==> v9: inputs <==
==> flow/design.v <==
module multiplier  #(parameter width = 16)
   ( input    signed  [width-1 : 0] multiplicand,
     input    signed  [width-1 : 0] multiplier,   
     output   signed  [2 * width - 1 : 0] product
   ) ;
   assign  product = multiplicand * multiplier ;
endmodule
module  adder  #(parameter width = 32)  
		( input   signed [width-1 : 0] a ,
		  input   signed [width-1 : 0] b , 
		  output  signed [width-1 : 0] sum
		) ;
    assign   sum = a + b ;
endmodule
module accumulator #(parameter width = 32) 
	(input    clk,
     	 input    ena,
         input    reset,
         input	  signed [width - 1 : 0] acc_in,
   	 output   reg signed [width - 1 : 0] acc_out
	) ;
   always @(posedge clk) begin
      if (reset)  acc_out <= 0 ;
      else if (ena) acc_out <= acc_in ;
   end
endmodule
module mac_demo(input    clk, 
           input    reset, 
           input    ena,
   	   input    signed [16-1 : 0] k,
           input    signed [16-1 : 0] x,   
           output   signed [2 * 16 - 1 : 0] acc_out
          ) ;
           wire     signed [2 * 16 - 1 : 0] p ;
           wire     signed [2 * 16 - 1 : 0] acc_in ;
   multiplier  #(.width(16)) mult_0(.multiplicand(k),
                                          .multiplier(x),
                       			  .product(p)
                			  ) ;
   adder     #(.width(2*16)) add_0(.a(p),
                			 .b(acc_out),
                			 .sum(acc_in)
               				) ;
   accumulator  #(.width(2*16))  acc_0(.clk(clk),
                   			     .reset(reset),
                   			     .ena(ena),
                   			     .acc_in(acc_in),
                   			     .acc_out(acc_out)
                   			) ;
endmodule
==> flow/run.sh <==
#!/bin/bash
# the make line also repeats each setting of config.mk as NAME=value (left out here)
make -C /OpenROAD-flow-scripts/flow DESIGN_CONFIG=/design/flow/config.mk WORK_HOME=/design/flow/orfs CLKGATE_MAP_FILE= finish
==> flow/config.mk <==
export PLATFORM = sky130hd
export DESIGN_NAME = mac_demo
export DESIGN_NICKNAME = mac_demo
export VERILOG_FILES = /design/flow/design.v
export SDC_FILE = /design/flow/constraint.sdc
export NUM_CORES = 4
export LEC_CHECK = 0
export CAP_MARGIN = 20
export CORE_ASPECT_RATIO = 0.54
export CORE_MARGIN = 2
export CORE_UTILIZATION = 39
export CTS_CLUSTER_DIAMETER = 257
export CTS_CLUSTER_SIZE = 87
export GPL_ROUTABILITY_DRIVEN = 0
export GPL_TIMING_DRIVEN = 0
export MAX_ROUTING_LAYER = met4
export PLACE_DENSITY_LB_ADDON = 0.22
export SETUP_SLACK_MARGIN = -0.19
export SLEW_MARGIN = 35
export TNS_END_PERCENT = 40
==> flow/constraint.sdc <==
create_clock -name core_clock -period 6.16 [get_ports {clk}]
set_input_delay 1.2320 -clock core_clock [delete_from_list [all_inputs] [get_ports {clk}]]
set_output_delay 1.2320 -clock core_clock [all_outputs]
set_load 0.01 [all_outputs]
==> v19 (differences from v9) <==
Settings changed: CORE_ASPECT_RATIO 0.54 to default, CORE_UTILIZATION 39 to 68, CTS_CLUSTER_DIAMETER 257 to default, CTS_CLUSTER_SIZE 87 to 95, GPL_ROUTABILITY_DRIVEN 0 to default, GPL_TIMING_DRIVEN 0 to default, MAX_ROUTING_LAYER met4 to default, PLACE_DENSITY from default to 0.36, PLACE_DENSITY_LB_ADDON 0.22 to default, SETUP_SLACK_MARGIN -0.19 to default, SLEW_MARGIN 35 to 20, TNS_END_PERCENT 40 to default.
==> flow/constraint.sdc (replaced) <==
create_clock -name core_clock -period 5.93 [get_ports {clk}]
set_input_delay 1.1860 -clock core_clock [delete_from_list [all_inputs] [get_ports {clk}]]
set_output_delay 1.1860 -clock core_clock [all_outputs]
set_load 0.01 [all_outputs]
==> v35 (differences from v9) <==
Settings changed: CORE_ASPECT_RATIO 0.54 to default, CORE_UTILIZATION 39 to 69, CTS_CLUSTER_DIAMETER 257 to default, CTS_CLUSTER_SIZE 87 to 28, GPL_ROUTABILITY_DRIVEN 0 to default, GPL_TIMING_DRIVEN 0 to default, MAX_ROUTING_LAYER met4 to default, PLACE_DENSITY_LB_ADDON 0.22 to default, SETUP_SLACK_MARGIN -0.19 to default, SLEW_MARGIN 35 to 20, TNS_END_PERCENT 40 to default.
==> flow/constraint.sdc (replaced) <==
create_clock -name core_clock -period 4.52 [get_ports {clk}]
set_input_delay 0.9040 -clock core_clock [delete_from_list [all_inputs] [get_ports {clk}]]
set_output_delay 0.9040 -clock core_clock [all_outputs]
set_load 0.01 [all_outputs]
==> design notes <==
The run finished, with violations left. The repair_antennas step left the layout with diodes totalling 0. The run gives 18 as the final-report setup violation count. The run gives -0.689 ns as the smallest setup slack after layout.

Failing layout checks were recorded as negative setup slack.
the above is filed under v19

==> design notes <==
The post-synthesis mux area share was 0.759%; the half-perimeter wire length of the detailed placement result was 26.9 mm. According to the logs, the last stage reached was global routing. The tools report the clock root buffer master as sky130_fd_sc_hd__clkbuf_16. Logged for this run, the post-placement worst setup slack is -2.61 ns.

The run stopped with a tool error. The post-CTS hold buffer count recorded in the log is 0.
the above is filed under v35

==> design notes <==
The run finished, with violations left. Per the finish-stage timing summary, setup violations number 18. The cell type contributing the most total cell area after synthesis was sky130_fd_sc_hd__fa_1.

The number of antenna diodes came out at 1. Once detail routing completed, the nets flagged for antenna violations numbered 0. Worst hold-check path type: flop to flop.

The violated checks flagged are negative setup slack. Fraction of the mapped netlist area in adder cells: 58.8%. Global routing finished with a remaining overflow of 0.

The run gives -0.575 ns for the smallest setup slack after layout.
the above is filed under v9

